==> flow/design.v <==
module apb_master #(
    parameter DATA_WD = 8,
    parameter ADDR_WD = 8
) (
    input                         clk,
    input                         rst_n,
    input [DATA_WD + ADDR_WD : 0] cmd_in,
    input                         cmd_vld,
    input [DATA_WD - 1 : 0]       prdata,
    input                         pready,
    output                        cmd_rdy,
    output                        psel,
    output                        penable,
    output                        pwrite,
    output [ADDR_WD - 1 : 0]      paddr,
    output [DATA_WD - 1 : 0]      pwdata,
    output                        read_vld,
    output [DATA_WD - 1 : 0]      read_data
);
localparam [1:0] IDLE = 2'b00;
localparam [1:0] SETUP = 2'b01;
localparam [1:0] ACCESS = 2'b11;
reg [1:0] state,next_state;
reg r_psel,r_penable;
assign psel = r_psel;
assign penable = r_penable;
reg [DATA_WD + ADDR_WD : 0] r_cmd_in;
wire cmd_fire;
assign cmd_fire = cmd_vld && cmd_rdy;
assign cmd_rdy = state == IDLE;
always @(posedge clk or negedge rst_n) begin
    if(!rst_n) begin
        state <= IDLE;
    end
    else begin
        state <= next_state;
    end
end
always @(*) begin
    case(state)
        IDLE: begin
            if(cmd_fire) begin
                next_state = SETUP;
            end
            else begin
                next_state = IDLE;
            end
        end
        SETUP: begin
            next_state = ACCESS;
        end
        ACCESS: begin
            if(pready) begin
                next_state = IDLE;
            end
            else begin
                next_state = ACCESS;
            end
        end
        default: begin
            next_state = IDLE;
        end
    endcase
end
always @(*) begin
    r_psel = 'b0;
    r_penable = 'b0;
    case(state)
        IDLE: begin
        end
        SETUP: begin
            r_psel = 1'b1;
        end
        ACCESS: begin
            r_psel = 1'b1;
            r_penable = 1'b1;
        end
        default: begin
        end
    endcase
end
always @(posedge clk or negedge rst_n) begin
    if(!rst_n) begin
        r_cmd_in <= 'b0;
    end
    else if(cmd_fire) begin
        r_cmd_in <= cmd_in;
    end
end
assign paddr  = r_cmd_in[DATA_WD + ADDR_WD - 1 : DATA_WD];
assign pwdata = r_cmd_in[DATA_WD - 1 : 0];
assign pwrite = r_cmd_in[DATA_WD + ADDR_WD];
assign read_data = prdata;
assign read_vld = ~pwrite && pready;
endmodule
module apb_slave #(
    parameter DATA_WD = 8,
    parameter ADDR_WD = 8 
) (
    input                    clk,
    input                    rst_n,
    input                    psel,
    input                    penable,
    input                    pwrite,
    input  [ADDR_WD - 1 : 0] paddr,
    input  [DATA_WD - 1 : 0] pwdata,
    output [DATA_WD - 1 : 0] prdata,
    output                   pready
);
localparam ADDR_MAX = (1 << ADDR_WD);
reg [DATA_WD - 1 : 0] mem [ADDR_MAX - 1 : 0];
localparam [1:0] IDLE = 2'b00;
localparam [1:0] SETUP = 2'b01;
localparam [1:0] ACCESS = 2'b11; 
reg [1:0] state,next_state;
wire apb_fire;
assign apb_fire = psel && penable && pready;
always @(posedge clk or negedge rst_n) begin
    if(!rst_n) begin
        state <= IDLE;
    end
    else begin
        state <= next_state;
    end
end
always @(*) begin
    case(state) 
        IDLE: begin
            if(psel) begin
                next_state = SETUP;
            end
            else begin
                next_state = IDLE;
            end
        end
        SETUP: begin
            next_state = ACCESS;
        end
        ACCESS: begin
            if(!pready) begin
                next_state = ACCESS;
            end
            else if(psel) begin
                next_state = SETUP;
            end
            else begin
                next_state = IDLE;
            end
        end
        default: begin
            next_state = IDLE;
        end
    endcase
end
reg r_pready;
assign pready = r_pready;
always @(*) begin
    case(state)
        IDLE: begin
            r_pready = 1'b0;            
        end 
        SETUP: begin
            r_pready = 1'b0;            
        end
        ACCESS: begin
            if(psel && penable) begin
                r_pready = 1'b1;
            end
            else begin
                r_pready = 1'b0;
            end
        end
        default: begin
            r_pready = 1'b0;
        end
    endcase
end
always @(posedge clk) begin
    if(apb_fire && pwrite) begin
        mem[paddr] <= pwdata;
    end
end
assign prdata = mem[paddr];
endmodule
module apb_top #(
    parameter DATA_WD = 8,
    parameter ADDR_WD = 8 
) (
    input                         clk,
    input                         rst_n,
    input [DATA_WD + ADDR_WD : 0] cmd_in,
    input                         cmd_vld,
    output                        cmd_rdy,
    output                        read_vld,
    output [DATA_WD - 1 : 0]      read_data
);
    wire psel,penable,pwrite,pready;
    wire [DATA_WD - 1 : 0] pwdata;
    wire [ADDR_WD - 1 : 0] paddr;
    wire [DATA_WD - 1 : 0] prdata;
   apb_master  #(
              .DATA_WD(DATA_WD),
              .ADDR_WD(ADDR_WD)
            )u_apb_master(
              .clk(clk),
              .rst_n(rst_n),
              .cmd_in(cmd_in),
              .cmd_vld(cmd_vld),
              .prdata(prdata),
              .pready(pready),
              .cmd_rdy(cmd_rdy),
              .psel(psel),
              .penable(penable),
              .pwrite(pwrite),
              .paddr(paddr),
              .pwdata(pwdata),
              .read_vld(read_vld),
              .read_data(read_data)
            );
   apb_slave  #(
             .DATA_WD(DATA_WD),
             .ADDR_WD(ADDR_WD)
           )u_apb_slave(
             .clk(clk),
             .rst_n(rst_n),
             .psel(psel),
             .penable(penable),
             .pwrite(pwrite),
             .paddr(paddr),
             .pwdata(pwdata),
             .prdata(prdata),
             .pready(pready)
           );
endmodule
==> flow/run.sh <==
#!/bin/bash
# the make line also repeats each setting of config.mk as NAME=value (left out here)
make -C /OpenROAD-flow-scripts/flow DESIGN_CONFIG=/design/flow/config.mk WORK_HOME=/design/flow/orfs CLKGATE_MAP_FILE= finish
==> flow/config.mk <==
export PLATFORM = sky130hd
export DESIGN_NAME = apb_top
export DESIGN_NICKNAME = apb_top
export VERILOG_FILES = /design/flow/design.v
export SDC_FILE = /design/flow/constraint.sdc
export NUM_CORES = 4
export LEC_CHECK = 0
export CAP_MARGIN = 20
export CORE_MARGIN = 2
export CORE_UTILIZATION = 29
export PLACE_DENSITY = 0.6
export SLEW_MARGIN = 20
==> flow/constraint.sdc <==
create_clock -name core_clock -period 7.27 [get_ports {clk}]
set_input_delay 1.4540 -clock core_clock [delete_from_list [all_inputs] [get_ports {clk}]]
set_output_delay 1.4540 -clock core_clock [all_outputs]
set_load 0.01 [all_outputs]
==> impl_metrics.yaml, run 1 <==
# yosys + openroad results
setup_path:
  r2r_slack_ns: 3.18
  cp_slowest_cell: "dfrtp_4"
  crit_top_cell: "buf_12"
  ff2ff_path_depth: 4
  crit_chain: "buf_12, buf_12, mux4_2, a22oi_1, a21oi_1, o41ai_1, buf_4, nand4_1, clkdlybuf4s50_1"
  timing.critical_path.from_type: "flip-flop"
  worstSetupPathType: "reg -> out"
  r2r_start: "u_apb_master.r_cmd_in[9]"
  critPathCaptureType: "output port"
  cp.required_ns: 5.82
  cpPeakStageDelay_ns: 1.03
  crit_fanout: 33
  critPathCapture: "read_data[7]"
  reg2reg_to: "u_apb_slave.mem[78][5]"
  crit_arrival_ns: 5.57
  worstSetupStartpoint: "u_apb_master.r_cmd_in[8]"
  cp_num_cells: 9
  worst-path-buf-inv: 4
  critPathTopFamily: "buffers and inverters"
final_timing:
  hold_slack_ns: 0.449
  grt_setup_unrepaired: "false"
  finalMaxSlewViolations: 0
  relSlewSlack_pct: 21.5
  hold_viol_final: 0
  finalSetupTns_ns: 0
  max_freq_mhz: 142
  setup_violations: 0
  fin_crit_ns: 7.03
  clock_skew_ns: 0.0271
  worst_slew_pin_slew_ns: 1.18
  period_used_pct: 96.6
synthesis:
  ys_types: 27
  synthFlopType: "edfxtp_1"
  ys_sh_simple_pct: 1.62
  synth.area.mux_share_pct: 14.8
  common_cells: "edfxtp_1, mux4_2, nor2_1"
  yosys_area_um2: 79000
  ys_cells: 3574
  yosysWarningCount: 2
  topCellsByArea: "edfxtp_1, mux4_2, a22oi_1, nor2_1, a21oi_1"
  syn_area_per_cell_um2: 22.1
  xor_share_pct: 0
  logic_family: "multiplexers"
  aoi_share_pct: 3.64
  ys_seq_share_pct: 78.6
  synth.cell_area_um2: 79000
  synth_top_cell_by_count: "edfxtp_1"
  synth-seq-cells: 2071
  fp_nets: 3594
  top_area_share_pct: 77.9
  netlist.top_cell.by_area: "edfxtp_1"
  synth-edff-count: 2048
  ys_sh_adder_pct: 0
  synthArstFlopShare_pct: 1.11
  syn_inst: 3574
place:
  hpwlAfterDp_um: 110000
  port_buffers: 29
  gp_congestion: 0.769
  placed_cells: 7069
  placedInstanceArea_um2: 84100
job:
  openroad.warnings: 43
  drv_cap: 0
cts:
  cts_root_buffer: "clkbuf_16"
  clock_sinks: 2071
  path_clk_slew_ns: 0.06
  cts_tree: "done"
  post_cts.repair.setup_buffers: 0
  cts.htree.levels: 4
  numCtsBuffers: 203
  clockBufferDepth: 3
  clk_latency_ns: 0.82
power_and_ir_drop:
  combPwrFrac_pct: 9.0
  clockPowerShare_pct: 39.2
  p_seq_mw: 13.5
  p_sw_share_pct: 23.3
  power_switching_mw: 6.08
  maxPowerGroup: "sequential cells"
  seqPwrFrac_pct: 51.9
  p_int_mw: 20.0
  power_density_nw_per_um2: 288
  vdd_drop_max_mv: 0.214
  power_leakage_nw: 27.0
  comb_cell_power_mw: 2.34
  p_clk_mw: 10.2
  power_mw: 26.1
min_path:
  hp-start: "u_apb_slave.state[1]"
  min_to: "u_apb_slave.state[2]"
  worstHoldPathType: "reg -> reg"
  hold_depth: 1
route:
  post_drt_wl_per_cell_um: 25.6
  first_pass_iters: 8
  routed_wl_um: 191000
  vias: 37421
  vias_per_cell: 5.02
  drc_errors: 0
  ant_nets: 0
  drt_iter0_markers: 4342
floorplan:
  rows: 191
  dieArea_um2: 276000
  ios: 30
  fp_util_pct: 29.2
  fp.coreArea_um2: 271000
  die_width_um: 526
  die_h_um: 526
grt:
  grt_max_degree: 218
  track_usage_pct: 13.5
  antenna_found_initial: 4
  grt_pass1_wl_um: 277000
  grt_overflow: 0
  grt_pass1_vias: 38289
final_layout:
  final_nets: 3728
  final_cells: 7458
  design_area_um2: 90700
  area_delta_synth_final_pct: 14.8
outcome:
  status: "timing/DRC/antenna clean"
## through the flow
stage / worst slack [ns] / util [%]
3_5_place_dp: 0.768 / 31.1
5_1_grt: 0.0197 / 33.5
4_1_cts: 0.0450 / 33.4
3_3_place_gp: 0.743 / 31.1
6_report: 0.244 / 33.5
2_1_floorplan: 3.29 / -
## area by class of cell
type,instances,area (um2)
multi-input cells,1273,15900
well taps,3570,4470
inverters,4,15.0
clock inverters,128,1090
diodes,3,7.51
flip-flops and latches,2071,62100
clock buffers,254,5360
fillers,25051,180000
repair buffers,155,1670
## repair_timing
item	in CTS	in global routing
setup endpoints to repair	1	0
resized	1	0
hold buffers	0	0
## per-layer routing
layer / global-route usage [%] / vias to the layer above / wire length [um]
met4: 3.81 / 4 / 4500
met2: 21.6 / 1505 / 92000
li1: - / 15464 / -
met3: 2.50 / 270 / 13800
met1: 18.9 / 20178 / 80300
met5: 0 / - / 23
==> run 2, diff against run 1 <==
Settings changed: ABC_AREA from default to 1, CORE_UTILIZATION 29 to 70, CTS_CLUSTER_DIAMETER from default to 130, PLACE_DENSITY 0.6 to default.
Clock period 7.27 ns to 3.63 ns, I/O delays scaled along.
==> run 2 against run 1 <==
Compared with the run above: now fails the layout checks on negative setup slack; final area rose by 9.5%; critical path depth is 10 higher; sequential cell count unchanged; first-iteration DRC count up 100%; total power rose by 110%; combinational power rose to 3.7 times the previous value; setup slack worse by 0.88 ns; sequential share of layout area fell by 5.9 points.
==> impl_metrics.yaml, run 2 <==
# yosys + openroad results
synthesis:
  ys_seq_share_pct: 72.7
  synth_top_cell_by_count: "nand2_1"
  top_area_share_pct: 72.1
  common_cells: "nand2_1, edfxtp_1, nor2_1"
  yosysWarningCount: 2
  netlist.top_cell.by_area: "edfxtp_1"
  ys_cells: 8061
  synthFlopType: "edfxtp_1"
  syn_area_per_cell_um2: 10.6
  synth.area.mux_share_pct: 0
  ys_types: 21
  ys_sh_adder_pct: 0
  aoi_share_pct: 1.20
  yosys_area_um2: 85300
  ys_sh_simple_pct: 23.8
  synthArstFlopShare_pct: 1.11
  fp_nets: 8081
  topCellsByArea: "edfxtp_1, nand2_1, nor2_1, nand3_1, buf_2"
  syn_inst: 8061
  synth-seq-cells: 2071
  logic_family: "simple AND/OR/NAND/NOR gates"
  xor_share_pct: 0
  synth.cell_area_um2: 85300
  synth-edff-count: 2048
route:
  vias: 60449
  routed_wl_um: 237000
  ant_nets: 0
  drt_iter0_markers: 8743
  vias_per_cell: 5.94
  drc_errors: 0
  first_pass_iters: 6
  post_drt_wl_per_cell_um: 23.3
place:
  placedInstanceArea_um2: 90700
  placed_cells: 9735
  dp_slack_ns: -0.481
  port_buffers: 29
  gp_congestion: 0.984
  hpwlAfterDp_um: 138000
final_timing:
  finalSetupTns_ns: -4.79
  finalMaxSlewViolations: 0
  relSlewSlack_pct: 25.3
  setup_ws_ns: -0.637
  max_freq_mhz: 234
  fin_crit_ns: 4.27
  grt_setup_unrepaired: "true"
  worst_slew_pin_slew_ns: 1.12
  period_used_pct: 118
  clock_skew_ns: 0.0219
  setup_violations: 8
  hold_viol_final: 0
  hold_slack_ns: 0.330
outcome:
  status: "finished with violations"
  so_faults: "negative setup slack"
floorplan:
  die_width_um: 353
  die_h_um: 353
  rows: 128
  fp.coreArea_um2: 121000
  ios: 30
  dieArea_um2: 125000
  fp_util_pct: 70.3
job:
  drv_cap: 0
  openroad.warnings: 31
setup_path:
  cp_num_cells: 19
  critPathCaptureType: "output port"
  worstSetupPathType: "reg -> out"
  worst-path-buf-inv: 7
  cp_slowest_cell: "dfrtp_4"
  reg2reg_to: "u_apb_slave.mem[242][4]"
  cp.required_ns: 2.90
  critPathCapture: "read_data[1]"
  timing.critical_path.from_type: "flip-flop"
  ff2ff_path_depth: 10
  r2r_slack_ns: 0.27
  cpPeakStageDelay_ns: 0.47
  r2r_start: "u_apb_master.r_cmd_in[8]"
  crit_top_cell: "nand2_1"
  crit_arrival_ns: 3.54
  critPathTopFamily: "simple AND/OR/NAND/NOR gates"
  worstSetupStartpoint: "u_apb_master.r_cmd_in[8]"
  crit_chain: "buf_4, buf_12, inv_6, buf_8, buf_4, nand2_1, nand2_1, nand2_1, nand3_1, nand2_1, nand2_1, o21ai_2, nand2_2, nor2_1, nor2_1, nor2_2, buf_6, nand2_4, buf_6"
  crit_fanout: 21
grt:
  antenna_found_initial: 4
  grt_max_degree: 82
  grt_pass1_wl_um: 351000
  track_usage_pct: 38.0
  grt_overflow: 0
  grt_pass1_vias: 58134
power_and_ir_drop:
  vdd_drop_max_mv: 0.564
  maxPowerGroup: "sequential cells"
  p_seq_mw: 27.1
  combPwrFrac_pct: 15.6
  seqPwrFrac_pct: 48.5
  comb_cell_power_mw: 8.72
  power_mw: 55.8
  p_int_mw: 40.9
  power_density_nw_per_um2: 562
  p_clk_mw: 20.0
  p_sw_share_pct: 26.7
  power_leakage_nw: 40.1
  power_switching_mw: 14.9
  clockPowerShare_pct: 35.8
final_layout:
  area_delta_synth_final_pct: 16.3
  final_nets: 8391
  fill_cells: 6961
  final_cells: 10171
  utilization_pct: 81.8
  design_area_um2: 99300
min_path:
  worstHoldPathType: "in -> async"
cts:
  path_clk_slew_ns: 0.06
  cts.htree.levels: 4
  numCtsBuffers: 197
  cts_tree: "done"
  clockBufferDepth: 3
  clock_sinks: 2071
  clk_latency_ns: 0.82
  cts_root_buffer: "clkbuf_16"
  cts_hold_buf: 0
## run 2: timing repair
| item | CTS | global route |
|---|---|---|
| cloned | 22 | 1 |
| pin swaps | 97 | 66 |
| endpoints found under the setup margin | 8 | 8 |
| buffers inserted | 40 | 1 |
| resized | 370 | 102 |
## run 2: layout make-up
cell class	instances	area, um2	share of cell area, %
Antenna cell	2	5.00	0.00504
Multi-Input combinational cell	5549	22500	22.6
Clock buffer	269	5350	5.38
Sequential cell	2071	62100	62.6
Timing Repair Buffer	528	6250	6.30
Clock inverter	103	873	0.880
Tap cell	1625	2030	2.05
Timing Repair inverter	4	68.8	0.0693
Inverter	20	111	0.112
## run 2: metal layers
metal	global-route usage [%]	share of wire (%)	vias up
met5	0	0.017	-
met1	52.5	37	28832
met3	8.95	12	618
li1	-	-	27176
met4	16.5	4.4	2
met2	58.9	47	3821
==> run 3, diff against run 2 <==
Settings changed: ABC_AREA 1 to default, CELL_PAD_IN_SITES_DETAIL_PLACEMENT from default to 0, CELL_PAD_IN_SITES_GLOBAL_PLACEMENT from default to 2, CORE_ASPECT_RATIO from default to 0.8, CORE_UTILIZATION 70 to 28, CTS_CLUSTER_DIAMETER 130 to default, MAX_ROUTING_LAYER from default to met4, MIN_ROUTING_LAYER from default to met2, PLACE_DENSITY_LB_ADDON from default to 0.01, SETUP_SLACK_MARGIN from default to -0.18.
Clock period 3.63 ns to 5.64 ns, I/O delays scaled along.
==> run 3 against run 2 <==
Compared with the run above: the layout still fails its checks (negative setup slack); sequential share of layout area is 2.6 points higher; setup slack gained 0.52 ns; synthesized cell count fell by 56%; worst hold slack better by 0.11 ns; critical path type unchanged; largest power group unchanged; highest routed layer is now met4.
==> impl_metrics.yaml, run 3 <==
# yosys + openroad results
synthesis:
  yosys_area_um2: 79000
  synthArstFlopShare_pct: 1.11
  xor_share_pct: 0
  fp_nets: 3594
  top_area_share_pct: 77.9
  netlist.top_cell.by_area: "edfxtp_1"
  syn_inst: 3574
  common_cells: "edfxtp_1, mux4_2, nor2_1"
  synth-edff-count: 2048
  ys_sh_adder_pct: 0
  topCellsByArea: "edfxtp_1, mux4_2, a22oi_1, nor2_1, a21oi_1"
  synth.cell_area_um2: 79000
  synth.area.mux_share_pct: 14.8
  ys_types: 27
  synth-seq-cells: 2071
  ys_sh_simple_pct: 1.62
  logic_family: "multiplexers"
  yosysWarningCount: 2
  ys_cells: 3574
  aoi_share_pct: 3.64
  syn_area_per_cell_um2: 22.1
  ys_seq_share_pct: 78.6
  synthFlopType: "edfxtp_1"
  synth_top_cell_by_count: "edfxtp_1"
power_and_ir_drop:
  power_switching_mw: 9.30
  combPwrFrac_pct: 11.4
  maxPowerGroup: "sequential cells"
  seqPwrFrac_pct: 47.0
  p_clk_mw: 15.5
  vdd_drop_max_mv: 0.307
  p_sw_share_pct: 25.1
  comb_cell_power_mw: 4.21
  p_seq_mw: 17.4
  power_density_nw_per_um2: 389
  p_int_mw: 27.8
  power_mw: 37.1
  power_leakage_nw: 29.1
  clockPowerShare_pct: 41.7
job:
  drv_cap: 0
  openroad.warnings: 83
cts:
  cts.htree.levels: 4
  numCtsBuffers: 234
  clk_latency_ns: 0.93
  path_clk_slew_ns: 0.06
  cts_tree: "done"
  clock_sinks: 2071
  cts_hold_buf: 0
  cts_root_buffer: "clkbuf_16"
  clockBufferDepth: 4
floorplan:
  die_width_um: 598
  rows: 174
  die_h_um: 479
  dieArea_um2: 286000
  ios: 30
  fp.coreArea_um2: 281000
  fp_util_pct: 28.1
final_timing:
  relSlewSlack_pct: 22.8
  finalMaxSlewViolations: 0
  max_freq_mhz: 174
  period_used_pct: 102
  hold_viol_final: 0
  clock_skew_ns: 0.0546
  grt_setup_unrepaired: "true"
  setup_violations: 3
  fin_crit_ns: 5.76
  setup_ws_ns: -0.115
  worst_slew_pin_slew_ns: 1.15
final_layout:
  final_nets: 3927
  final_cells: 7864
  utilization_pct: 33.9
  fill_cells: 26234
  area_delta_synth_final_pct: 20.7
setup_path:
  reg2reg_to: "u_apb_slave.mem[2][7]"
  r2r_start: "u_apb_master.r_cmd_in[8]"
  ff2ff_path_depth: 7
  r2r_slack_ns: 1.46
  critPathCaptureType: "output port"
  worstSetupStartpoint: "u_apb_master.r_cmd_in[8]"
  crit_arrival_ns: 4.63
  critPathTopFamily: "buffers and inverters"
  crit_top_cell: "buf_4"
  cp_num_cells: 11
  cp.required_ns: 4.51
  critPathCapture: "read_data[3]"
  worstSetupPathType: "reg -> out"
  crit_fanout: 12
  worst-path-buf-inv: 6
  cp_slowest_cell: "mux4_2"
  timing.critical_path.from_type: "flip-flop"
  crit_chain: "buf_12, buf_16, buf_6, mux4_2, a22oi_1, a21oi_2, o41ai_4, buf_4, nand4_1, buf_4, clkdlybuf4s50_1"
  cpPeakStageDelay_ns: 0.54
place:
  gp_congestion: 0.781
  hpwlAfterDp_um: 153000
  port_buffers: 29
  dp_slack_ns: -0.501
  placed_cells: 7292
grt:
  grt_overflow: 0
  grt_max_degree: 150
  antenna_found_initial: 1
  grt_pass1_vias: 58129
  grt_pass1_wl_um: 354000
  track_usage_pct: 28.1
route:
  post_drt_wl_per_cell_um: 33.3
  vias_per_cell: 6.17
  drc_errors: 0
  vias: 48516
  routed_wl_um: 262000
  first_pass_iters: 5
  drt_iter0_markers: 7163
  ant_nets: 0
outcome:
  status: "finished with violations"
  so_faults: "negative setup slack"
min_path:
  hold_depth: 1
  hp-start: "u_apb_slave.state[1]"
  min_to: "u_apb_slave.state[2]"
  worstHoldPathType: "reg -> reg"
[run 3: area by class of cell]
class,count,area [um2],area share (%)
Timing Repair Buffer,323,3860,4.05
Clock buffer,277,6210,6.51
Clock inverter,149,1370,1.44
Tap cell,3696,4620,4.85
Sequential cell,2071,62100,65.2
Multi-Input combinational cell,1273,16900,17.7
Inverter,4,15.0,0.0158
Antenna cell,71,178,0.186
[run 3: timing repair]
action | CTS | global route
cloned | 12 | 6
setup buffers | 22 | 43
setup endpoints to repair | 8 | 8
gates resized | 130 | 92
pin swaps | 27 | 37
[run 3: layer usage]
metal	global-route usage, %	vias up	wire [um]
met5	-	-	0
li1	-	15864	-
met3	39.2	830	121000
met4	3.64	0	10600
met2	30.7	15252	130000
met1	-	16570	0
[run 3: through the flow]
step | area, um2 | setup TNS, ns | hold slack (ns)
6_report | 95300 | -0.197 | 0.437
5_1_grt | 95100 | -1.41 | 0.453
4_1_cts | 94100 | -1.44 | 0.443
3_5_place_dp | 85300 | -1.72 | 0.427
3_3_place_gp | 85200 | -2.46 | 0.425
2_1_floorplan | 79000 | 0 | 0.397
==> run 4, diff against run 3 <==
Settings changed: ABC_AREA from default to 1, CAP_MARGIN 20 to 15, CELL_PAD_IN_SITES_DETAIL_PLACEMENT 0 to default, CELL_PAD_IN_SITES_GLOBAL_PLACEMENT 2 to default, CORE_ASPECT_RATIO 0.8 to 0.98, CORE_MARGIN 2 to 3, CORE_UTILIZATION 28 to 72, CTS_CLUSTER_SIZE from default to 75, GPL_ROUTABILITY_DRIVEN from default to 0, GPL_TIMING_DRIVEN from default to 1, MAX_ROUTING_LAYER met4 to met5, MIN_ROUTING_LAYER met2 to default, SETUP_SLACK_MARGIN -0.18 to 1.05.
Clock period 5.64 ns to 3.59 ns, I/O delays scaled along.
==> run 4 against run 3 <==
Compared with the run above: critical endpoint is now read_data[5]; routed wire length shrank 6.9%; core utilization is 51 points higher; die area shrank 57%; area after synthesis grew 8.1%; still fails the layout checks on negative setup slack; sequential share of layout area is 2.9 points lower; clock power grew 26%; combinational power increased by 110%.
==> impl_metrics.yaml, run 4 <==
# yosys + openroad results
synthesis:
  syn_area_per_cell_um2: 10.6
  synth-seq-cells: 2071
  synthArstFlopShare_pct: 1.11
  yosys_area_um2: 85300
  aoi_share_pct: 1.20
  synth.area.mux_share_pct: 0
  yosysWarningCount: 2
  netlist.top_cell.by_area: "edfxtp_1"
  fp_nets: 8081
  common_cells: "nand2_1, edfxtp_1, nor2_1"
  top_area_share_pct: 72.1
  syn_inst: 8061
  synth_top_cell_by_count: "nand2_1"
  synthFlopType: "edfxtp_1"
  ys_seq_share_pct: 72.7
  logic_family: "simple AND/OR/NAND/NOR gates"
  xor_share_pct: 0
  ys_sh_simple_pct: 23.8
  ys_sh_adder_pct: 0
  synth-edff-count: 2048
  ys_types: 21
  topCellsByArea: "edfxtp_1, nand2_1, nor2_1, nand3_1, buf_2"
  synth.cell_area_um2: 85300
  ys_cells: 8061
grt:
  grt_max_degree: 85
  track_usage_pct: 38.8
  grt_pass1_wl_um: 354000
  antenna_found_initial: 7
  grt_pass1_vias: 59449
  grt_overflow: 0
setup_path:
  cp_num_cells: 17
  critPathTopFamily: "simple AND/OR/NAND/NOR gates"
  cp_slowest_cell: "dfrtp_4"
  r2r_start: "u_apb_master.r_cmd_in[15]"
  critPathCaptureType: "output port"
  worstSetupStartpoint: "u_apb_master.r_cmd_in[8]"
  crit_arrival_ns: 3.61
  r2r_slack_ns: 0.36
  crit_chain: "buf_6, buf_12, buf_16, clkbuf_16, nand2_1, nand2_1, nand2_1, nand3_1, nand2_1, nand2_1, o21ai_1, nand2_1, nor2_1, nor2_1, nor2_4, nand2_4, buf_6"
  worst-path-buf-inv: 5
  critPathCapture: "read_data[5]"
  ff2ff_path_depth: 4
  worstSetupPathType: "reg -> out"
  timing.critical_path.from_type: "flip-flop"
  reg2reg_to: "u_apb_slave.mem[251][0]"
  crit_top_cell: "nand2_1"
  cp.required_ns: 2.87
  crit_fanout: 14
  cpPeakStageDelay_ns: 0.52
power_and_ir_drop:
  maxPowerGroup: "sequential cells"
  power_switching_mw: 15.2
  clockPowerShare_pct: 35.0
  vdd_drop_max_mv: 0.542
  p_sw_share_pct: 27.2
  seqPwrFrac_pct: 48.9
  p_clk_mw: 19.6
  power_density_nw_per_um2: 562
  p_int_mw: 40.8
  p_seq_mw: 27.4
  power_leakage_nw: 40.0
  comb_cell_power_mw: 9.03
  combPwrFrac_pct: 16.1
  power_mw: 56.0
min_path:
  worstHoldPathType: "in -> reg"
  hp-start: "cmd_in[6]"
  min_to: "u_apb_master.r_cmd_in[6]"
  hold_depth: 3
final_timing:
  worst_slew_pin_slew_ns: 1.20
  setup_violations: 8
  period_used_pct: 120
  clock_skew_ns: 0.0356
  hold_slack_ns: 0.428
  finalMaxSlewViolations: 0
  setup_ws_ns: -0.736
  max_freq_mhz: 231
  finalSetupTns_ns: -5.38
  hold_viol_final: 0
  relSlewSlack_pct: 19.7
  fin_crit_ns: 4.33
  grt_setup_unrepaired: "true"
cts:
  clockBufferDepth: 3
  clock_sinks: 2071
  numCtsBuffers: 195
  clk_latency_ns: 0.85
  cts.htree.levels: 4
  cts_root_buffer: "clkbuf_16"
  path_clk_slew_ns: 0.06
  cts_tree: "done"
floorplan:
  fp.coreArea_um2: 117000
  fp_util_pct: 72.8
  ios: 30
  dieArea_um2: 123000
  die_width_um: 354
  rows: 124
  die_h_um: 347
place:
  port_buffers: 29
  dp_slack_ns: -0.598
  placed_cells: 9608
  hpwlAfterDp_um: 138000
  placedInstanceArea_um2: 90000
route:
  first_pass_iters: 8
  ant_nets: 0
  drt_iter0_markers: 9463
  post_drt_wl_per_cell_um: 24.2
  vias: 62021
  drc_errors: 0
  routed_wl_um: 244000
  vias_per_cell: 6.16
job:
  openroad.warnings: 30
  drv_cap: 0
outcome:
  so_faults: "negative setup slack"
  status: "finished with violations"
final_layout:
  final_nets: 8348
  area_delta_synth_final_pct: 16.9
  final_cells: 10071
  design_area_um2: 99800
  utilization_pct: 85.2
## run 4: what timing repair did
action,4_1_cts,5_1_grt
cloned,15,16
resized,419,304
pin swaps,83,115
hold endpoints to repair,21,0
hold buffers,1,0
endpoints found under the setup margin,1994,1738
buffers inserted,47,19
## run 4: area by class of cell
type	count	area [um2]
diodes	3	7.51
clock buffers	266	5320
clock inverters	96	674
fillers	5739	17400
inverters	20	150
multi-input cells	5549	23200
flip-flops and latches	2071	62100
well taps	1575	1970
repair buffers	489	6260
repair inverters	2	17.5
## run 4: layer usage
layer,global-route usage [%],vias up,wire length (um)
li1,-,27117,-
met1,53.1,29239,84400
met2,59.9,4792,112000
met3,9.38,867,34700
met4,18.0,6,12300
met5,0,-,34
==> run 5, diff against run 4 <==
Settings changed: ABC_AREA 1 to default, CAP_MARGIN 15 to 5, CORE_ASPECT_RATIO 0.98 to 1.53, CORE_MARGIN 3 to 2, CORE_UTILIZATION 72 to 68, CTS_CLUSTER_DIAMETER from default to 205, CTS_CLUSTER_SIZE 75 to 13, MAX_ROUTING_LAYER met5 to met4, PLACE_DENSITY_LB_ADDON 0.01 to default, SETUP_SLACK_MARGIN 1.05 to 0.05, TNS_END_PERCENT from default to 70.
==> run 5 against run 4 <==
Compared with the run above: still fails the layout checks on negative setup slack; maximum frequency fell by 6.8%; combinational power fell by 33%; non-clock buffer count rose by 147; sequential share of layout area rose by 5.3 points; sequential cell count did not move; core utilization fell by 5.4 points; cell count fell by 43%; synthesized cell count fell by 56%; register-to-register slack got worse by 0.23 ns; clock skew fell by 0.016 ns; highest routed layer is now met4.
==> impl_metrics.yaml, run 5 <==
# yosys + openroad results
floorplan:
  fp_util_pct: 68.5
  die_h_um: 425
  ios: 30
  die_width_um: 279
  dieArea_um2: 119000
  rows: 154
  fp.coreArea_um2: 115000
cts:
  numCtsBuffers: 177
  clk_latency_ns: 0.80
  clock_sinks: 2071
  cts.htree.levels: 4
  cts_root_buffer: "clkbuf_16"
  clockBufferDepth: 3
  cts_tree: "done"
  path_clk_slew_ns: 0.07
final_timing:
  setup_violations: 8
  relSlewSlack_pct: 29.2
  finalMaxSlewViolations: 0
  max_freq_mhz: 215
  grt_setup_unrepaired: "true"
  hold_viol_final: 0
  finalSetupTns_ns: -7.87
  setup_ws_ns: -1.05
  period_used_pct: 129
  clock_skew_ns: 0.0196
  fin_crit_ns: 4.64
  worst_slew_pin_slew_ns: 1.06
setup_path:
  r2r_slack_ns: 0.13
  reg2reg_to: "u_apb_slave.mem[71][2]"
  cp_slowest_cell: "dfrtp_4"
  crit_arrival_ns: 3.93
  critPathCapture: "read_data[1]"
  crit_chain: "buf_12, buf_16, buf_12, buf_16, buf_12, buf_6, mux4_2, a22oi_2, buf_4, a21oi_4, o41ai_2, buf_4, nand4_1, buf_2"
  crit_fanout: 6
  worst-path-buf-inv: 9
  critPathCaptureType: "output port"
  cp_num_cells: 14
  ff2ff_path_depth: 9
  timing.critical_path.from_type: "flip-flop"
  cpPeakStageDelay_ns: 0.50
  cp.required_ns: 2.87
  worstSetupPathType: "reg -> out"
  crit_top_cell: "buf_12"
  worstSetupStartpoint: "u_apb_master.r_cmd_in[8]"
  critPathTopFamily: "buffers and inverters"
  r2r_start: "u_apb_master.r_cmd_in[8]"
place:
  port_buffers: 29
  placed_cells: 5403
  dp_slack_ns: -1.01
  hpwlAfterDp_um: 124000
synthesis:
  synth.area.mux_share_pct: 14.8
  logic_family: "multiplexers"
  yosysWarningCount: 2
  netlist.top_cell.by_area: "edfxtp_1"
  aoi_share_pct: 3.64
  synth.cell_area_um2: 79000
  ys_types: 27
  synth-seq-cells: 2071
  top_area_share_pct: 77.9
  synthArstFlopShare_pct: 1.11
  common_cells: "edfxtp_1, mux4_2, nor2_1"
  xor_share_pct: 0
  synthFlopType: "edfxtp_1"
  topCellsByArea: "edfxtp_1, mux4_2, a22oi_1, nor2_1, a21oi_1"
  ys_seq_share_pct: 78.6
  fp_nets: 3594
  ys_sh_simple_pct: 1.62
  synth_top_cell_by_count: "edfxtp_1"
  syn_area_per_cell_um2: 22.1
  yosys_area_um2: 79000
  ys_cells: 3574
  synth-edff-count: 2048
  syn_inst: 3574
  ys_sh_adder_pct: 0
final_layout:
  utilization_pct: 79.8
  final_cells: 5692
  fill_cells: 5621
  area_delta_synth_final_pct: 16.4
  final_nets: 4183
route:
  drc_errors: 0
  post_drt_wl_per_cell_um: 35.1
  drt_iter0_markers: 4891
  ant_nets: 0
  vias_per_cell: 7.10
  vias: 40394
  routed_wl_um: 200000
  first_pass_iters: 6
min_path:
  worstHoldPathType: "reg -> reg"
  hold_depth: 1
  hp-start: "u_apb_slave.state[1]"
  min_to: "u_apb_slave.state[2]"
outcome:
  status: "finished with violations"
  so_faults: "negative setup slack"
power_and_ir_drop:
  clockPowerShare_pct: 33.5
  comb_cell_power_mw: 6.05
  seqPwrFrac_pct: 54.4
  power_density_nw_per_um2: 547
  p_int_mw: 38.7
  vdd_drop_max_mv: 0.575
  p_clk_mw: 16.9
  p_sw_share_pct: 23.0
  power_mw: 50.3
  combPwrFrac_pct: 12.0
  power_switching_mw: 11.6
  maxPowerGroup: "sequential cells"
  power_leakage_nw: 29.2
  p_seq_mw: 27.4
grt:
  grt_max_degree: 105
  grt_overflow: 0
  grt_pass1_vias: 41651
  grt_pass1_wl_um: 288000
  antenna_found_initial: 5
  track_usage_pct: 35.6
job:
  openroad.warnings: 33
  drv_cap: 0
[run 5: layer usage]
metal	global-route usage, %	share of wire [%]
met5	-	0
met4	16.7	5.3
met3	5.82	8.3
met2	57.7	51
met1	45.0	35
[run 5: cell type report]
type | instances | area [um2] | share of cell area [%]
well taps | 1482 | 1850 | 2.02
diodes | 4 | 10.0 | 0.0109
multi-input cells | 1273 | 16900 | 18.4
clock inverters | 7 | 63.8 | 0.0694
clock buffers | 215 | 4660 | 5.07
inverters | 4 | 15.0 | 0.0163
repair buffers | 636 | 6320 | 6.88
flip-flops and latches | 2071 | 62100 | 67.6
[run 5: per-stage QoR]
| stage | hold WS [ns] | cell area (um2) |
|---|---|---|
| 2_1_floorplan | 0.397 | 79000 |
| 3_3_place_gp | 0.402 | 85100 |
| 3_5_place_dp | 0.439 | 85200 |
| 4_1_cts | 0.449 | 91600 |
| 5_1_grt | 0.466 | 91900 |
| 6_report | 0.448 | 91900 |
[run 5: repair_timing]
action,4_1_cts,5_1_grt
endpoints found under the hold margin,15,0
pin swaps,54,29
endpoints found under the setup margin,32,15
resized,226,45
buffers inserted,45,8
hold buffers,1,0
cloned,11,1
==> run 6, diff against run 5 <==
Settings changed: ABC_AREA from default to 0, CAP_MARGIN 5 to 20, CORE_ASPECT_RATIO 1.53 to default, CORE_UTILIZATION 68 to 72, CTS_CLUSTER_DIAMETER 205 to default, CTS_CLUSTER_SIZE 13 to 53, GPL_ROUTABILITY_DRIVEN 0 to default, GPL_TIMING_DRIVEN 1 to default, MAX_ROUTING_LAYER met4 to default, PLACE_DENSITY_LB_ADDON from default to 0.0, SETUP_SLACK_MARGIN 0.05 to 0.92, TNS_END_PERCENT 70 to default.
Clock period 3.59 ns to 3.31 ns, I/O delays scaled along.
==> run 6 against run 5 <==
Compared with the run above: still fails the layout checks on negative setup slack; synthesized cell count unchanged; register-to-register slack improved by 0.37 ns; sequential cell count is the same; setup slack got worse by 0.59 ns; sequential share of layout area down 2.4 points; critical path type unchanged.
==> impl_metrics.yaml, run 6 <==
# yosys + openroad results
outcome:
  status: "finished with violations"
  so_faults: "negative setup slack"
floorplan:
  die_h_um: 335
  ios: 30
  fp.coreArea_um2: 109000
  rows: 121
  dieArea_um2: 112000
  fp_util_pct: 72.5
  die_width_um: 335
power_and_ir_drop:
  p_int_mw: 44.3
  power_mw: 58.8
  p_clk_mw: 21.8
  p_seq_mw: 29.7
  seqPwrFrac_pct: 50.6
  comb_cell_power_mw: 7.29
  power_density_nw_per_um2: 617
  power_switching_mw: 14.5
  p_sw_share_pct: 24.6
  combPwrFrac_pct: 12.4
  vdd_drop_max_mv: 0.711
  power_leakage_nw: 30.6
  clockPowerShare_pct: 37.0
  maxPowerGroup: "sequential cells"
place:
  placedInstanceArea_um2: 85400
  gp_congestion: 0.869
  placed_cells: 5371
  dp_slack_ns: -1.10
  port_buffers: 29
  hpwlAfterDp_um: 120000
cts:
  numCtsBuffers: 195
  cts.htree.levels: 4
  clk_latency_ns: 0.84
  clockBufferDepth: 3
  clock_sinks: 2071
  cts_root_buffer: "clkbuf_16"
  path_clk_slew_ns: 0.06
  cts_tree: "done"
synthesis:
  ys_cells: 3574
  synth-edff-count: 2048
  ys_types: 27
  syn_area_per_cell_um2: 22.1
  logic_family: "multiplexers"
  synth.cell_area_um2: 79000
  synthArstFlopShare_pct: 1.11
  ys_seq_share_pct: 78.6
  yosys_area_um2: 79000
  synth.area.mux_share_pct: 14.8
  synthFlopType: "edfxtp_1"
  top_area_share_pct: 77.9
  aoi_share_pct: 3.64
  ys_sh_simple_pct: 1.62
  fp_nets: 3594
  yosysWarningCount: 2
  topCellsByArea: "edfxtp_1, mux4_2, a22oi_1, nor2_1, a21oi_1"
  common_cells: "edfxtp_1, mux4_2, nor2_1"
  xor_share_pct: 0
  syn_inst: 3574
  ys_sh_adder_pct: 0
  synth-seq-cells: 2071
  netlist.top_cell.by_area: "edfxtp_1"
  synth_top_cell_by_count: "edfxtp_1"
route:
  drt_iter0_markers: 8416
  drc_errors: 0
  first_pass_iters: 8
  post_drt_wl_per_cell_um: 42.4
  wl_met3_um: 34000
  vias_per_cell: 7.89
  routed_wl_um: 247000
  top_layer: "met5"
  met1Wirelength_um: 74400
  ant_nets: 0
  met2_length_um: 116000
  vias: 45933
setup_path:
  worstSetupPathType: "reg -> out"
  cp_num_cells: 10
  worst-path-buf-inv: 5
  critPathTopFamily: "AND-OR/OR-AND gates"
  crit_top_cell: "buf_4"
  reg2reg_to: "u_apb_slave.mem[49][2]"
  r2r_start: "u_apb_master.r_cmd_in[8]"
  critPathCaptureType: "output port"
  crit_chain: "buf_6, buf_12, buf_4, mux4_2, a22oi_2, a21oi_2, o41ai_4, buf_4, nand4_1, buf_2"
  crit_arrival_ns: 4.29
  worstSetupStartpoint: "u_apb_master.r_cmd_in[8]"
  cp.required_ns: 2.65
  timing.critical_path.from_type: "flip-flop"
  cpPeakStageDelay_ns: 0.78
  cp_slowest_cell: "o41ai_4"
  crit_fanout: 7
  r2r_slack_ns: 0.50
  critPathCapture: "read_data[2]"
  ff2ff_path_depth: 10
grt:
  track_usage_pct: 42.5
  grt_max_degree: 109
  antenna_found_initial: 9
  grt_pass1_wl_um: 331000
  grt_pass1_vias: 45037
  grt_overflow: 0
job:
  openroad.warnings: 39
  drv_cap: 0
min_path:
  worstHoldPathType: "in -> async"
final_timing:
  setup_ws_ns: -1.64
  max_freq_mhz: 202
  finalMaxSlewViolations: 0
  relSlewSlack_pct: 19.9
  grt_setup_unrepaired: "true"
  clock_skew_ns: 0.0439
  setup_violations: 8
  worst_slew_pin_slew_ns: 1.20
  fin_crit_ns: 4.95
  period_used_pct: 150
  hold_viol_final: 0
final_layout:
  design_area_um2: 95300
  utilization_pct: 87.5
  fill_cells: 3663
  final_nets: 4270
  area_delta_synth_final_pct: 20.7
  final_cells: 5823
[run 6: what timing repair did]
action	4_1_cts	5_1_grt
hold buffers	0	1
buffers inserted	47	20
hold endpoints to repair	0	21
pin swaps	68	64
gates resized	356	206
cloned	21	6
endpoints found under the setup margin	1753	1557
[run 6: stage by stage]
step                hold slack (ns)  TNS [ns]
floorplan                     0.366         0
global placement              0.405     -7.56
detailed placement            0.423     -7.64
CTS                           0.397     -9.06
global route                  0.412    -10.98
finish                        0.377    -10.96
[run 6: area by class of cell]
type | instances | area, um2 | area share [%]
well taps | 1414 | 1770 | 1.86
repair buffers | 705 | 7700 | 8.08
inverters | 4 | 15.0 | 0.0158
clock inverters | 107 | 743 | 0.780
diodes | 8 | 20.0 | 0.0210
multi-input cells | 1273 | 17700 | 18.6
clock buffers | 241 | 5220 | 5.48
flip-flops and latches | 2071 | 62100 | 65.2
[run 6: layer usage]
layer,vias up,track usage [%]
li1,16547,-
met1,23002,55.4
met2,5094,66.7
met3,1284,10.1
met4,6,26.0
met5,-,0.304
==> run 7, diff against run 6 <==
Settings changed: ABC_AREA 0 to 1, CORE_UTILIZATION 72 to 68, CTS_CLUSTER_SIZE 53 to 96, PLACE_DENSITY from default to 0.6, PLACE_DENSITY_LB_ADDON 0.0 to default, SETUP_SLACK_MARGIN 0.92 to default.
Clock period 3.31 ns to 2.62 ns, I/O delays scaled along.
==> run 7 against run 6 <==
Compared with the run above: still fails the layout checks on negative setup slack; largest power group unchanged; non-clock buffer count rose by 82; via count is 34% higher; critical path depth grew 8.
==> impl_metrics.yaml, run 7 <==
# yosys + openroad results
setup_path:
  cp_slowest_cell: "dfrtp_4"
  crit_fanout: 7
  reg2reg_to: "u_apb_slave.mem[253][2]"
  cp.required_ns: 2.10
  crit_top_cell: "nand2_1"
  cpPeakStageDelay_ns: 0.52
  timing.critical_path.from_type: "flip-flop"
  cp_num_cells: 18
  critPathCaptureType: "output port"
  worstSetupStartpoint: "u_apb_master.r_cmd_in[8]"
  crit_arrival_ns: 3.53
  r2r_slack_ns: 0.01
  r2r_start: "u_apb_master.r_cmd_in[8]"
  ff2ff_path_depth: 12
  worstSetupPathType: "reg -> out"
  critPathTopFamily: "simple AND/OR/NAND/NOR gates"
  critPathCapture: "read_data[7]"
  crit_chain: "buf_6, buf_12, buf_16, buf_12, buf_6, nand2_2, nand2_1, nand2_1, nand2_1, nand2_1, nand2_2, o21ai_2, nand2_1, nor2_1, nor2_1, nor2_2, nand2_4, buf_6"
  worst-path-buf-inv: 6
synthesis:
  yosys_area_um2: 85300
  synth.cell_area_um2: 85300
  ys_sh_simple_pct: 23.8
  fp_nets: 8081
  synthFlopType: "edfxtp_1"
  synth_top_cell_by_count: "nand2_1"
  topCellsByArea: "edfxtp_1, nand2_1, nor2_1, nand3_1, buf_2"
  ys_sh_adder_pct: 0
  synth-seq-cells: 2071
  logic_family: "simple AND/OR/NAND/NOR gates"
  netlist.top_cell.by_area: "edfxtp_1"
  top_area_share_pct: 72.1
  ys_seq_share_pct: 72.7
  ys_cells: 8061
  common_cells: "nand2_1, edfxtp_1, nor2_1"
  synthArstFlopShare_pct: 1.11
  aoi_share_pct: 1.20
  synth.area.mux_share_pct: 0
  ys_types: 21
  syn_inst: 8061
  yosysWarningCount: 2
  syn_area_per_cell_um2: 10.6
  xor_share_pct: 0
  synth-edff-count: 2048
cts:
  cts_hold_buf: 0
  path_clk_slew_ns: 0.06
  numCtsBuffers: 201
  cts.htree.levels: 4
  clock_sinks: 2071
  clk_latency_ns: 0.84
  cts_root_buffer: "clkbuf_16"
  cts_tree: "done"
  clockBufferDepth: 3
power_and_ir_drop:
  p_sw_share_pct: 26.3
  maxPowerGroup: "sequential cells"
  comb_cell_power_mw: 12.3
  clockPowerShare_pct: 36.8
  p_int_mw: 58.0
  power_mw: 78.7
  vdd_drop_max_mv: 0.792
  seqPwrFrac_pct: 47.6
  power_leakage_nw: 41.8
  p_seq_mw: 37.4
  power_density_nw_per_um2: 772
  p_clk_mw: 29.0
  combPwrFrac_pct: 15.6
  power_switching_mw: 20.7
grt:
  antenna_found_initial: 6
  gr-usage-met2_pct: 58.7
  grt.busiest_layer: "met2"
  grt_overflow: 0
  grt_util_met1_pct: 51.7
  track_usage_pct: 37.3
  grt_use_met3_pct: 7.53
  grt_pass1_wl_um: 351000
  grt_pass1_vias: 58937
  grt_max_degree: 115
floorplan:
  ios: 30
  die_width_um: 358
  dieArea_um2: 128000
  fp.coreArea_um2: 124000
  die_h_um: 358
  fp_util_pct: 68.7
  rows: 129
final_timing:
  finalMaxSlewViolations: 0
  hold_viol_final: 0
  period_used_pct: 155
  clock_skew_ns: 0.0277
  setup_ws_ns: -1.43
  fin_crit_ns: 4.05
  setup_violations: 8
  worst_slew_pin_slew_ns: 0.997
  grt_setup_unrepaired: "true"
  relSlewSlack_pct: 33.5
  max_freq_mhz: 247
route:
  vias_per_cell: 5.89
  ant_nets: 0
  drt_iter0_markers: 9077
  first_pass_iters: 9
  vias: 61520
  post_drt_wl_per_cell_um: 23.0
  drc_errors: 0
  routed_wl_um: 241000
place:
  placed_cells: 10009
  hpwlAfterDp_um: 141000
  port_buffers: 29
  gp_congestion: 0.928
final_layout:
  fill_cells: 6916
  final_nets: 8651
  final_cells: 10437
  utilization_pct: 82.1
  area_delta_synth_final_pct: 19.5
job:
  openroad.warnings: 34
  drv_cap: 0
outcome:
  status: "finished with violations"
  so_faults: "negative setup slack"
min_path:
  worstHoldPathType: "in -> async"
-- run 7: repair_timing --
item | CTS | global route
gates resized | 301 | 189
pin swaps | 88 | 109
setup endpoints to repair | 134 | 338
buffers inserted | 21 | 12
cloned | 27 | 8
-- run 7: layout make-up --
type,instances,area (um2),area share (%)
inverters,20,114,0.112
flip-flops and latches,2071,62100,60.9
diodes,2,5.00,0.00491
clock inverters,103,1090,1.07
multi-input cells,5549,22400,22.0
clock buffers,267,5500,5.39
repair inverters,1,20.0,0.0196
repair buffers,787,8640,8.47
well taps,1637,2050,2.01
-- run 7: metrics by stage --
stage	area, um2	TNS, ns	hold WS [ns]	setup slack (ns)
after detailed placement	92800	-20.78	0.398	-1.19
after global routing	102000	-13.71	0.136	-1.48
final	102000	-10.84	0.106	-1.43
after floorplan	85300	0	0.228	0.211
after global placement	92800	-19.32	0.382	-1.15
after CTS	101000	-11.12	0.0831	-1.43
-- run 7: routing by layer --
layer | part of all wire [%] | vias to the layer above
met4 | 4.1 | 2
met5 | 0.0033 | -
met1 | 37 | 29304
li1 | - | 27711
met2 | 47 | 3904
met3 | 12 | 599
==> run 8, diff against run 7 <==
Settings changed: ABC_AREA 1 to 0, CORE_UTILIZATION 68 to 70, CTS_CLUSTER_DIAMETER from default to 130, CTS_CLUSTER_SIZE 96 to default, PLACE_DENSITY 0.6 to default, PLACE_DENSITY_LB_ADDON from default to 0.01, SETUP_SLACK_MARGIN from default to 1.05.
Clock period 2.62 ns to 3.63 ns, I/O delays scaled along.
==> run 8 against run 7 <==
Compared with the run above: the layout still fails its checks (negative setup slack); sequential share of layout area increased by 5.3 points; cell count decreased by 45%; sequential cell count unchanged; global-route usage decreased by 0.66 points; largest cell class unchanged; final area decreased by 8.0%; clock power decreased by 31%; clock skew decreased by 0.0041 ns.
==> impl_metrics.yaml, run 8 <==
# yosys + openroad results
outcome:
  status: "finished with violations"
  so_faults: "negative setup slack"
setup_path:
  cp_slowest_cell: "o41ai_4"
  critPathCaptureType: "output port"
  r2r_slack_ns: 1.11
  crit_fanout: 6
  crit_chain: "buf_12, buf_12, buf_16, buf_16, buf_6, mux4_2, a22oi_2, a21oi_2, o41ai_4, buf_4, nand4_1, buf_2"
  worstSetupPathType: "reg -> out"
  cpPeakStageDelay_ns: 0.59
  critPathTopFamily: "buffers and inverters"
  worstSetupStartpoint: "u_apb_master.r_cmd_in[8]"
  worst-path-buf-inv: 7
  reg2reg_to: "u_apb_slave.mem[148][3]"
  cp_num_cells: 12
  critPathCapture: "read_data[3]"
  timing.critical_path.from_type: "flip-flop"
  ff2ff_path_depth: 9
  crit_arrival_ns: 4.10
  r2r_start: "u_apb_master.r_cmd_in[8]"
  cp.required_ns: 2.90
synthesis:
  logic_family: "multiplexers"
  synth.area.mux_share_pct: 14.8
  ys_types: 27
  topCellsByArea: "edfxtp_1, mux4_2, a22oi_1, nor2_1, a21oi_1"
  synthFlopType: "edfxtp_1"
  synth_top_cell_by_count: "edfxtp_1"
  syn_inst: 3574
  yosysWarningCount: 2
  common_cells: "edfxtp_1, mux4_2, nor2_1"
  synth-seq-cells: 2071
  fp_nets: 3594
  ys_sh_adder_pct: 0
  synthArstFlopShare_pct: 1.11
  synth.cell_area_um2: 79000
  syn_area_per_cell_um2: 22.1
  ys_cells: 3574
  aoi_share_pct: 3.64
  yosys_area_um2: 79000
  ys_seq_share_pct: 78.6
  ys_sh_simple_pct: 1.62
  top_area_share_pct: 77.9
  xor_share_pct: 0
  netlist.top_cell.by_area: "edfxtp_1"
  synth-edff-count: 2048
final_timing:
  worst_slew_pin_slew_ns: 1.16
  relSlewSlack_pct: 22.9
  finalMaxSlewViolations: 0
  hold_slack_ns: 0.437
  max_freq_mhz: 207
  fin_crit_ns: 4.83
  setup_violations: 8
  setup_ws_ns: -1.20
  grt_setup_unrepaired: "true"
  period_used_pct: 133
  clock_skew_ns: 0.0235
  hold_viol_final: 0
power_and_ir_drop:
  combPwrFrac_pct: 11.3
  seqPwrFrac_pct: 51.0
  p_clk_mw: 20.0
  vdd_drop_max_mv: 0.559
  power_mw: 53.1
  maxPowerGroup: "sequential cells"
  p_sw_share_pct: 23.1
  clockPowerShare_pct: 37.7
  p_seq_mw: 27.1
  power_density_nw_per_um2: 566
  power_switching_mw: 12.3
  comb_cell_power_mw: 6.01
  power_leakage_nw: 29.7
  p_int_mw: 40.8
route:
  first_pass_iters: 8
  vias: 41794
  post_drt_wl_per_cell_um: 35.8
  routed_wl_um: 207000
  ant_nets: 0
  drt_iter0_markers: 6412
  vias_per_cell: 7.22
  drc_errors: 0
grt:
  grt_pass1_wl_um: 299000
  grt_pass1_vias: 42389
  antenna_found_initial: 9
  grt_max_degree: 114
  grt_overflow: 0
  track_usage_pct: 36.6
floorplan:
  ios: 30
  fp_util_pct: 70.4
  die_h_um: 340
  fp.coreArea_um2: 112000
  rows: 123
  dieArea_um2: 115000
  die_width_um: 340
place:
  port_buffers: 29
  placedInstanceArea_um2: 84700
  hpwlAfterDp_um: 119000
  gp_congestion: 0.879
  placed_cells: 5364
min_path:
  worstHoldPathType: "in -> async"
cts:
  cts_root_buffer: "clkbuf_16"
  cts_tree: "done"
  path_clk_slew_ns: 0.06
  clk_latency_ns: 0.80
  numCtsBuffers: 193
  cts.htree.levels: 4
  clock_sinks: 2071
  clockBufferDepth: 3
  cts_hold_buf: 0
final_layout:
  logic_area_um2: 17600
  final_nets: 4152
  area_delta_synth_final_pct: 18.8
  fill_cells: 4596
  final_cells: 5791
  regArea_um2: 62100
  design_area_um2: 93800
job:
  openroad.warnings: 42
  drv_cap: 0
==> run 8: metal layers <==
layer  share of wire, %  vias up  global-route usage [%]  routed length [um]
met5              0.019        -                       0                  39
met4                4.6        6                    16.1                9440
met3                 11      559                    7.62               23700
met2                 50     3317                    58.4              104000
met1                 34    21627                    50.4               69800
li1                   -    16285                       -                   -
==> run 8: cell type report <==
| type | instances | share of cell area [%] |
|---|---|---|
| antenna | 1 | 0.00267 |
| clock buffer | 242 | 5.57 |
| clock inverter | 111 | 1.05 |
| inverter | 4 | 0.0160 |
| multi-input combinational | 1273 | 18.8 |
| sequential | 2071 | 66.2 |
| tap | 1500 | 2.00 |
| timing repair buffer | 589 | 6.40 |
==> run 8: through the flow <==
| step | TNS (ns) | util [%] | worst slack, ns |
|---|---|---|---|
| after global placement | -7.65 | 75.5 | -1.47 |
| after floorplan | 0 | - | 0.656 |
| after detailed placement | -6.69 | 75.5 | -1.16 |
| after CTS | -8.27 | 83.1 | -1.08 |
| final | -8.86 | 83.6 | -1.20 |
| after global routing | -9.17 | 83.6 | -1.20 |
==> run 8: timing repair <==
item | CTS | global route
resized | 380 | 96
endpoints found under the setup margin | 1174 | 751
buffers inserted | 47 | 12
pin swaps | 59 | 20
gates cloned | 12 | 1
==> run 9, diff against run 8 <==
Settings changed: ABC_AREA 0 to default, CAP_MARGIN 20 to 15, CORE_ASPECT_RATIO from default to 1.53, CORE_UTILIZATION 70 to 65, CTS_CLUSTER_DIAMETER 130 to 216, CTS_CLUSTER_SIZE from default to 13, GPL_ROUTABILITY_DRIVEN from default to 1, GPL_TIMING_DRIVEN from default to 1, MAX_ROUTING_LAYER from default to met5, PLACE_DENSITY_LB_ADDON 0.01 to default, SETUP_SLACK_MARGIN 1.05 to default, TNS_END_PERCENT from default to 70.
Clock period 3.63 ns to 2.44 ns, I/O delays scaled along.
==> run 9 against run 8 <==
Compared with the run above: still fails the layout checks on negative setup slack; total power grew 41%; final area decreased by 0.39%; sequential cell count unchanged; setup slack worse by 0.86 ns; core utilization decreased by 6.3 points; sequential power up 48%; first-iteration DRC count shrank 28%; register-to-register slack lost 1.2 ns; non-clock buffer count is 168 higher; cell count increased by 2.5%; critical endpoint is now read_data[4].
==> impl_metrics.yaml, run 9 <==
# yosys + openroad results
synthesis:
  top_area_share_pct: 77.9
  synthArstFlopShare_pct: 1.11
  synth.area.mux_share_pct: 14.8
  ys_sh_adder_pct: 0
  ys_types: 27
  synth-seq-cells: 2071
  synth_top_cell_by_count: "edfxtp_1"
  synthFlopType: "edfxtp_1"
  ys_seq_share_pct: 78.6
  ys_cells: 3574
  fp_nets: 3594
  syn_area_per_cell_um2: 22.1
  yosysWarningCount: 2
  netlist.top_cell.by_area: "edfxtp_1"
  common_cells: "edfxtp_1, mux4_2, nor2_1"
  topCellsByArea: "edfxtp_1, mux4_2, a22oi_1, nor2_1, a21oi_1"
  syn_inst: 3574
  xor_share_pct: 0
  yosys_area_um2: 79000
  logic_family: "multiplexers"
  aoi_share_pct: 3.64
  synth-edff-count: 2048
  ys_sh_simple_pct: 1.62
  synth.cell_area_um2: 79000
setup_path:
  crit_fanout: 7
  timing.critical_path.from_type: "flip-flop"
  r2r_slack_ns: -0.13
  worst-path-buf-inv: 7
  r2r_start: "u_apb_master.r_cmd_in[8]"
  cp_slowest_cell: "dfrtp_4"
  crit_arrival_ns: 4.01
  crit_chain: "buf_12, buf_16, buf_16, buf_4, buf_12, mux4_2, a22oi_2, a21oi_2, o41ai_4, buf_4, nand4_1, buf_2"
  critPathTopFamily: "buffers and inverters"
  ff2ff_path_depth: 11
  reg2reg_to: "u_apb_slave.mem[95][7]"
  worstSetupStartpoint: "u_apb_master.r_cmd_in[8]"
  critPathCaptureType: "output port"
  critPathCapture: "read_data[4]"
  cp.required_ns: 1.95
  worstSetupPathType: "reg -> out"
  cp_num_cells: 12
  cpPeakStageDelay_ns: 0.50
route:
  ant_nets: 0
  drc_errors: 0
  vias: 40339
  routed_wl_um: 203000
  drt_iter0_markers: 4617
  post_drt_wl_per_cell_um: 34.2
  first_pass_iters: 5
  antennaDiodeCount: 0
  vias_per_cell: 6.80
place:
  port_buffers: 29
  placedInstanceArea_um2: 86600
  hpwlAfterDp_um: 128000
  dp_slack_ns: -1.92
  gp_congestion: 0.899
  placed_cells: 5655
floorplan:
  ios: 30
  fp_util_pct: 65.4
  die_width_um: 286
  rows: 158
  dieArea_um2: 124000
  fp.coreArea_um2: 121000
  die_h_um: 435
outcome:
  status: "finished with violations"
  so_faults: "negative setup slack"
power_and_ir_drop:
  combPwrFrac_pct: 12.2
  p_seq_mw: 40.2
  maxPowerGroup: "sequential cells"
  clockPowerShare_pct: 33.9
  seqPwrFrac_pct: 53.9
  power_mw: 74.6
  power_density_nw_per_um2: 798
  p_int_mw: 57.5
  power_switching_mw: 17.1
  vdd_drop_max_mv: 1.07
  p_clk_mw: 25.3
  power_leakage_nw: 30.0
  comb_cell_power_mw: 9.10
  p_sw_share_pct: 23.0
grt:
  grt_pass1_wl_um: 294000
  grt_pass1_vias: 42364
  grt_overflow: 0
  grt_max_degree: 92
  antenna_found_initial: 2
  track_usage_pct: 33.6
cts:
  numCtsBuffers: 177
  clockBufferDepth: 3
  path_clk_slew_ns: 0.06
  clk_latency_ns: 0.81
  clock_sinks: 2071
  cts.htree.levels: 4
  cts_tree: "done"
  cts_hold_buf: 0
  cts_root_buffer: "clkbuf_16"
final_layout:
  utilization_pct: 77.4
  area_delta_synth_final_pct: 18.4
  design_area_um2: 93500
  final_nets: 4304
  final_cells: 5936
final_timing:
  clock_skew_ns: 0.0231
  fin_crit_ns: 4.50
  period_used_pct: 185
  setup_violations: 1053
  setup_ws_ns: -2.06
  finalMaxSlewViolations: 0
  worst_slew_pin_slew_ns: 1.02
  relSlewSlack_pct: 32.2
  hold_viol_final: 0
  grt_setup_unrepaired: "true"
  hold_slack_ns: 0.0986
  max_freq_mhz: 222
  finalSetupTns_ns: -67.43
job:
  openroad.warnings: 33
  drv_cap: 0
min_path:
  worstHoldPathType: "in -> async"
## run 9: area by class of cell
class / count / area [um2]
clock inverter: 4 / 45.0
tap: 1600 / 2000
clock buffer: 227 / 4810
inverter: 4 / 15.0
sequential: 2071 / 62100
fill: 6192 / 27300
multi-input combinational: 1273 / 16900
timing repair buffer: 757 / 7590
## run 9: metal layers
metal	GRT usage [%]	vias up	share of wire (%)
met5	0	-	0.015
li1	-	16448	-
met1	42.1	21410	34
met2	57.2	2004	53
met3	5.42	473	7.5
met4	17.4	4	5.7
## run 9: repair_timing
action | 4_1_cts | 5_1_grt
endpoints found under the setup margin | 1213 | 1890
gates resized | 254 | 24
pin swaps | 60 | 21
setup buffers | 36 | 10
gates cloned | 13 | 0
==> run 10, diff against run 9 <==
Settings changed: CORE_ASPECT_RATIO 1.53 to 0.98, CORE_MARGIN 2 to 3, CORE_UTILIZATION 65 to 70, CTS_CLUSTER_DIAMETER 216 to default, CTS_CLUSTER_SIZE 13 to 30, GPL_ROUTABILITY_DRIVEN 1 to 0, TNS_END_PERCENT 70 to default.
Clock period 2.44 ns to 3.59 ns, I/O delays scaled along.
==> run 10 against run 9 <==
Compared with the run above: largest cell class unchanged; cell count decreased by 1.7%; area after synthesis unchanged; the layout still fails its checks (negative setup slack); routed wire length increased by 3.6%; die area decreased by 6.0%; highest routed layer unchanged; sequential power decreased by 32%; clock skew increased by 0.0041 ns; synthesized cell count unchanged.
==> impl_metrics.yaml, run 10 <==
# yosys + openroad results
outcome:
  status: "finished with violations"
  so_faults: "negative setup slack"
job:
  drv_cap: 0
  openroad.warnings: 36
power_and_ir_drop:
  p_int_mw: 40.8
  clockPowerShare_pct: 36.7
  combPwrFrac_pct: 11.8
  p_clk_mw: 19.5
  maxPowerGroup: "sequential cells"
  vdd_drop_max_mv: 0.418
  power_leakage_nw: 29.8
  p_seq_mw: 27.3
  power_density_nw_per_um2: 569
  p_sw_share_pct: 23.2
  seqPwrFrac_pct: 51.5
  comb_cell_power_mw: 6.27
  power_mw: 53.1
  power_switching_mw: 12.3
setup_path:
  r2r_start: "u_apb_master.r_cmd_in[8]"
  cpPeakStageDelay_ns: 0.57
  ff2ff_path_depth: 7
  crit_chain: "buf_12, buf_8, buf_12, buf_16, mux4_2, a22oi_2, a21oi_2, o41ai_2, buf_4, nand4_1, buf_2"
  r2r_slack_ns: -0.01
  critPathTopFamily: "buffers and inverters"
  worst-path-buf-inv: 6
  reg2reg_to: "u_apb_slave.mem[153][5]"
  worstSetupStartpoint: "u_apb_master.r_cmd_in[8]"
  crit_top_cell: "buf_12"
  crit_fanout: 12
  cp_num_cells: 11
  worstSetupPathType: "reg -> out"
  cp.required_ns: 2.87
  crit_arrival_ns: 4.02
  timing.critical_path.from_type: "flip-flop"
  cp_slowest_cell: "mux4_2"
  critPathCaptureType: "output port"
  critPathCapture: "read_data[5]"
final_timing:
  max_freq_mhz: 211
  fin_crit_ns: 4.74
  relSlewSlack_pct: 22.4
  grt_setup_unrepaired: "true"
  hold_viol_final: 0
  clock_skew_ns: 0.0272
  worst_slew_pin_slew_ns: 1.16
  setup_violations: 13
  setup_ws_ns: -1.15
  period_used_pct: 132
  finalMaxSlewViolations: 0
cts:
  clockBufferDepth: 3
  cts.htree.levels: 4
  clk_latency_ns: 0.79
  cts_tree: "done"
  clock_sinks: 2071
  cts_root_buffer: "clkbuf_16"
  numCtsBuffers: 195
  path_clk_slew_ns: 0.06
final_layout:
  fill_cells: 4657
  final_cells: 5835
  utilization_pct: 83.6
  final_nets: 4217
  design_area_um2: 93300
  area_delta_synth_final_pct: 18.2
place:
  placed_cells: 5384
  placedInstanceArea_um2: 85100
  port_buffers: 29
  dp_slack_ns: -1.25
  hpwlAfterDp_um: 121000
synthesis:
  yosysWarningCount: 2
  ys_cells: 3574
  ys_seq_share_pct: 78.6
  synthFlopType: "edfxtp_1"
  common_cells: "edfxtp_1, mux4_2, nor2_1"
  ys_sh_simple_pct: 1.62
  ys_types: 27
  synth_top_cell_by_count: "edfxtp_1"
  ys_sh_adder_pct: 0
  synth.cell_area_um2: 79000
  aoi_share_pct: 3.64
  yosys_area_um2: 79000
  fp_nets: 3594
  synth-edff-count: 2048
  synthArstFlopShare_pct: 1.11
  synth-seq-cells: 2071
  synth.area.mux_share_pct: 14.8
  logic_family: "multiplexers"
  xor_share_pct: 0
  netlist.top_cell.by_area: "edfxtp_1"
  syn_inst: 3574
  top_area_share_pct: 77.9
  syn_area_per_cell_um2: 22.1
  topCellsByArea: "edfxtp_1, mux4_2, a22oi_1, nor2_1, a21oi_1"
floorplan:
  dieArea_um2: 117000
  ios: 30
  die_width_um: 345
  rows: 121
  fp.coreArea_um2: 112000
  die_h_um: 338
  fp_util_pct: 70.8
route:
  vias: 42264
  routed_wl_um: 210000
  first_pass_iters: 6
  post_drt_wl_per_cell_um: 36.0
  ant_nets: 0
  vias_per_cell: 7.24
  drc_errors: 0
  drt_iter0_markers: 6373
grt:
  grt_pass1_wl_um: 302000
  grt_max_degree: 147
  track_usage_pct: 36.4
  antenna_found_initial: 4
  grt_overflow: 0
  grt_pass1_vias: 42765
min_path:
  worstHoldPathType: "in -> async"
-- run 10: per-stage QoR --
stage | hold WS (ns) | TNS (ns)
floorplan | 0.397 | 0
global placement | 0.405 | -8.68
detailed placement | 0.432 | -8.05
CTS | 0.395 | -8.41
global route | 0.465 | -9.39
finish | 0.443 | -8.60
-- run 10: cell type report --
| class | count | area (um2) | share of cell area, % |
|---|---|---|---|
| Antenna cell | 2 | 5.00 | 0.00536 |
| Tap cell | 1476 | 1850 | 1.98 |
| Multi-Input combinational cell | 1273 | 16800 | 18.0 |
| Timing Repair Buffer | 652 | 6510 | 6.98 |
| Sequential cell | 2071 | 62100 | 66.6 |
| Inverter | 4 | 15.0 | 0.0161 |
| Clock inverter | 105 | 738 | 0.791 |
| Clock buffer | 252 | 5240 | 5.62 |
-- run 10: timing repair --
action	in CTS	in global routing
buffers inserted	45	39
pin swaps	44	38
resized	199	88
hold buffers	0	0
gates cloned	8	0
setup endpoints to repair	8	116
-- run 10: per-layer routing --
metal	track usage [%]	vias up	routed length (um)	part of all wire, %
met5	0	-	13	0.0062
met4	15.0	2	9300	4.4
met3	7.61	555	24900	12
met2	58.2	3456	105000	50
met1	50.5	21847	71000	34
li1	-	16404	-	-
Power figures rest on the tool's default switching activity, not on a simulated workload.
